## exp/ember
Design b58_cliky, start of the top module:
module b58_cliky
	(
		CLOCK_50,						 
    KEY,
    SW,
    HEX0, HEX1, HEX2, HEX3, HEX4, HEX5, HEX6, HEX7,
		PLOT_X,
		PLOT_Y,
		PLOT_COLOUR,
		PLOT_EN
	);
For scale: ~2600 cells after synthesis, roughly 220 flip-flops, about 91 I/O pins.
Settings: LEC_CHECK=0, CAP_MARGIN=20, CORE_MARGIN=2, CORE_UTILIZATION=40, PLACE_DENSITY=0.6, SLEW_MARGIN=20; clock period 16.0 ns.
run.sh (not shown) runs the stock make flow with config.mk's settings and CLKGATE_MAP_FILE=.
The inputs of exp/nickel differ from those of exp/ember as listed below.
# exp/ember
export LEC_CHECK = 0
export CAP_MARGIN = 20
export CORE_MARGIN = 2
export CORE_UTILIZATION = 40
export PLACE_DENSITY = 0.6
export SLEW_MARGIN = 20
create_clock -name core_clock -period 16.0 [get_ports {CLOCK_50}]
# exp/nickel
export LEC_CHECK = 0
export CAP_MARGIN = 20
export CORE_MARGIN = 2
export CORE_UTILIZATION = 59
export SLEW_MARGIN = 20
create_clock -name core_clock -period 8.44 [get_ports {CLOCK_50}]
### Flow results
- Comparing exp/nickel and exp/ember, the lower via count of the first global-routing pass is on exp/ember.
- exp/nickel: flow complete, layout not clean; failing: negative setup slack
- On die size, exp/nickel does better than exp/ember.
- Looking at core utilization across exp/nickel and exp/ember, the one that comes out lower is exp/ember.
- exp/nickel vs exp/ember, length of routed met3 wiring went up by about 80%.
- End point of the critical path = top.d0.max_count[9]: exp/nickel; end point of the critical path = top.d0.max_count[11]: exp/ember
For exp/umber, these inputs were changed with respect to exp/nickel:
# exp/nickel
export LEC_CHECK = 0
export CAP_MARGIN = 20
export CORE_MARGIN = 2
export CORE_UTILIZATION = 59
export SLEW_MARGIN = 20
create_clock -name core_clock -period 8.44 [get_ports {CLOCK_50}]
# exp/umber
export LEC_CHECK = 0
export CAP_MARGIN = 20
export CORE_MARGIN = 2
export CORE_UTILIZATION = 40
export PLACE_DENSITY = 0.6
export SLEW_MARGIN = 20
create_clock -name core_clock -period 15.2 [get_ports {CLOCK_50}]
--- outcome ---
exp/umber was carried through to the last stage, and its layout satisfied the timing, DRC and antenna checks.
[compare] base=exp/nickel new=exp/umber: number of enable flip-flop cells comparable, total wire length now smaller, power share of the combinational group now smaller, floorplan core area now larger, number of placement rows now larger.
exp/umber vs exp/nickel on starting utilization of the core area: exp/umber is the lower one.
The inputs of exp/sierra differ from those of exp/umber as listed below.
# exp/umber
export LEC_CHECK = 0
export CAP_MARGIN = 20
export CORE_MARGIN = 2
export CORE_UTILIZATION = 40
export PLACE_DENSITY = 0.6
export SLEW_MARGIN = 20
create_clock -name core_clock -period 15.2 [get_ports {CLOCK_50}]
# exp/sierra
export LEC_CHECK = 0
export CAP_MARGIN = 20
export CORE_MARGIN = 2
export CORE_UTILIZATION = 69
export CTS_CLUSTER_DIAMETER = 54
export SETUP_SLACK_MARGIN = 1.21
export SLEW_MARGIN = 20
create_clock -name core_clock -period 11.3 [get_ports {CLOCK_50}]
## What came out
- Finished, but not clean: exp/sierra, with negative setup slack.
- Per the comparison of exp/sierra with exp/umber, horizontal extent of the die now sits lower, die area lost about 40%, clock skew saw an increase, worst slack after detailed placement went down.
- exp/sierra: clock group share of total power is 1.2 points lower than what exp/umber reported.
- Tap cell instance count delta for exp/sierra relative to exp/umber: 266 lower
- exp/sierra vs. exp/umber: critical path depth grew by 5; number of global-route vias before repair +about 8%; total power after layout up 510 uW.

* * *

b58_cliky again, from the RTL that the note above started with.
make LEC_CHECK=0 CAP_MARGIN=25 CELL_PAD_IN_SITES_DETAIL_PLACEMENT=1 CORE_ASPECT_RATIO=1.52 CORE_MARGIN=3 CORE_UTILIZATION=40 CTS_CLUSTER_SIZE=95 GPL_ROUTABILITY_DRIVEN=0 HOLD_SLACK_MARGIN=0.14 MAX_ROUTING_LAYER=met5 MIN_ROUTING_LAYER=met2 PLACE_DENSITY=0.6 SLEW_MARGIN=15 TNS_END_PERCENT=95 finish   # period 16.0 ns
Then changed:
Settings changed: CAP_MARGIN 25 to 0, CELL_PAD_IN_SITES_DETAIL_PLACEMENT 1 to unset, CORE_ASPECT_RATIO 1.52 to unset, CORE_MARGIN 3 to 2, CORE_UTILIZATION 40 to 72, CTS_CLUSTER_SIZE 95 to unset, GPL_ROUTABILITY_DRIVEN 0 to unset, HOLD_SLACK_MARGIN 0.14 to unset, MAX_ROUTING_LAYER met5 to unset, MIN_ROUTING_LAYER met2 to unset, PLACE_DENSITY 0.6 to 0.66, SLEW_MARGIN 15 to 20, TNS_END_PERCENT 95 to unset.
Clock period 16.0 ns to 10.3 ns, I/O delays scaled along.
This time the run aborted during global routing; die size drops by 45%; synthesized area does not change; synthesized cell count stays the same.
Power and IR drop assume default switching activity.
